## cordic_stage
module cordic_stage (clk, reset, X_i, Y_i, Z_i, X_O, Y_O, Z_O);
Settings: LEC_CHECK=0, CAP_MARGIN=20, CORE_MARGIN=2, CORE_UTILIZATION=70, CTS_CLUSTER_DIAMETER=25, CTS_CLUSTER_SIZE=32, SETUP_SLACK_MARGIN=0.43, SLEW_MARGIN=20; clock period 3.17 ns.
run.sh (not shown) runs the stock make flow with config.mk's settings and CLKGATE_MAP_FILE=.
The baseline aborted during global routing (5_1_grt).
Edit:
- CTS_CLUSTER_DIAMETER: 25 -> 354
- CTS_CLUSTER_SIZE: 32 -> 13
- SETUP_SLACK_MARGIN: 0.43 -> not set
- clock period: 3.17 -> 2.87 ns (I/O delays scaled with it)
After rerunning:
- Now the flow completed, yet does not pass: setup timing
- synthesized cell count stays the same
- synthesized area is unchanged
- die area does not change

cordic_stage again, from the RTL that the note above started with.
export LEC_CHECK = 0
export CAP_MARGIN = 20
export CELL_PAD_IN_SITES_GLOBAL_PLACEMENT = 2
export CORE_MARGIN = 2
export CORE_UTILIZATION = 47
export GPL_ROUTABILITY_DRIVEN = 0
export GPL_TIMING_DRIVEN = 0
export HOLD_SLACK_MARGIN = 0.19
export SLEW_MARGIN = 20
create_clock -name core_clock -period 4.81 [get_ports {clk}]
The starting point completed without violations.
Change:
- CELL_PAD_IN_SITES_GLOBAL_PLACEMENT: 2 -> default
- CORE_UTILIZATION: 47 -> 40
- GPL_ROUTABILITY_DRIVEN: 0 -> default
- GPL_TIMING_DRIVEN: 0 -> default
- HOLD_SLACK_MARGIN: 0.19 -> default
- SETUP_SLACK_MARGIN: default -> 0.2
- clock period: 4.81 -> 3.52 ns (I/O delays scaled with it)
Result: First-iteration DRC count drops by 21%. Die size climbs by 17%. Setup slack gets better by 0.051 ns. Utilization drops by 6.9 points. Hold slack gets worse by 0.071 ns. Synthesized area is unchanged. Clock-buffer cell count drops by 15. Cell count climbs by 2.9%.
Change:
- CORE_UTILIZATION: 40 -> 70
- PLACE_DENSITY: default -> 0.35
- SETUP_SLACK_MARGIN: 0.2 -> 0.92
- clock period: 3.52 -> 3.17 ns (I/O delays scaled with it)
Now the flow finished but fails on setup timing.
Synthesized cell count stays the same.
Global-route usage rose by 17 points.
Synthesized area is unchanged.
Wire length rose by 30%.
Sequential cell count is unchanged.
Worst setup slack is worse by 0.65 ns.
Change:
- CTS_CLUSTER_DIAMETER: default -> 52
- PLACE_DENSITY: 0.35 -> default
- SETUP_SLACK_MARGIN: 0.92 -> 0.93
=>
- The new run completed, yet does not pass: setup timing
- cell area is about the same
- synthesized cell count stays the same
- cell count hardly moves
- non-clock buffer count drops by 41
- routed wire length drops by a few percent
- critical path depth is unchanged
- worst hold slack improved by 0.050 ns
- core utilization drops by 0.21 points

Starting RTL as in the previous note.
Settings: LEC_CHECK=0, CAP_MARGIN=10, CELL_PAD_IN_SITES_DETAIL_PLACEMENT=2, CELL_PAD_IN_SITES_GLOBAL_PLACEMENT=0, CORE_MARGIN=7, CORE_UTILIZATION=15, CTS_CLUSTER_DIAMETER=68, CTS_CLUSTER_SIZE=15, GPL_ROUTABILITY_DRIVEN=1, GPL_TIMING_DRIVEN=0, HOLD_SLACK_MARGIN=0.24, MAX_ROUTING_LAYER=met4, MIN_ROUTING_LAYER=met1, PLACE_DENSITY_LB_ADDON=0.28, SLEW_MARGIN=0, TNS_END_PERCENT=15; clock period 4.98 ns.
The starting point finished clean.
Next try:
CAP_MARGIN = 20   (was 10)
CELL_PAD_IN_SITES_DETAIL_PLACEMENT = unset   (was 2)
CELL_PAD_IN_SITES_GLOBAL_PLACEMENT = unset   (was 0)
CORE_MARGIN = 2   (was 7)
CORE_UTILIZATION = 40   (was 15)
CTS_CLUSTER_DIAMETER = unset   (was 68)
CTS_CLUSTER_SIZE = unset   (was 15)
GPL_ROUTABILITY_DRIVEN = unset   (was 1)
GPL_TIMING_DRIVEN = unset   (was 0)
HOLD_SLACK_MARGIN = unset   (was 0.24)
MAX_ROUTING_LAYER = unset   (was met4)
MIN_ROUTING_LAYER = unset   (was met1)
PLACE_DENSITY_LB_ADDON = unset   (was 0.28)
SLEW_MARGIN = 20   (was 0)
TNS_END_PERCENT = unset   (was 15)
clock period = 3.52 ns   (was 4.98 ns; I/O delays follow)
The new run finished clean.
Clock-buffer cell count came out higher by 12.
Final area falls by a few percent.
Worst setup slack got worse by 290 ps.
Synthesized cell count is unchanged.
Next try:
CORE_UTILIZATION = 70   (was 40)
clock period = 3.17 ns   (was 3.52 ns; I/O delays follow)
After rerunning:
- With this change the flow completed, yet does not pass: negative setup slack
- design area rises by a few percent
- via count goes up by a few percent
- synthesized cell count is unchanged
- setup slack got worse by 190 ps
Next try:
CORE_UTILIZATION = 72   (was 70)
CTS_CLUSTER_DIAMETER = 29   (was unset)
CTS_CLUSTER_SIZE = 32   (was unset)
PLACE_DENSITY = 0.35   (was unset)
SETUP_SLACK_MARGIN = 0.91   (was unset)
Outcome: Now the flow failed in global routing (5_1_grt), error GRT-0232. Die size is lower by about 2.7%. Synthesized area stays the same. Synthesized cell count stays the same.
Next try:
CTS_CLUSTER_DIAMETER = 25   (was 29)
PLACE_DENSITY = unset   (was 0.35)
SETUP_SLACK_MARGIN = 0.44   (was 0.91)
Effect:
- The new run died in global routing (5_1_grt) (DPL-0038)
- die area does not change
- area after synthesis does not change
- synthesized cell count is unchanged
Next try:
CTS_CLUSTER_DIAMETER = 139   (was 25)
CTS_CLUSTER_SIZE = unset   (was 32)
SETUP_SLACK_MARGIN = unset   (was 0.44)
clock period = 2.73 ns   (was 3.17 ns; I/O delays follow)
Now the flow ended with an error in clock tree synthesis (4_1_cts) on DPL-0033.
Die size does not change.
Area after synthesis does not change.
Synthesized cell count stays the same.
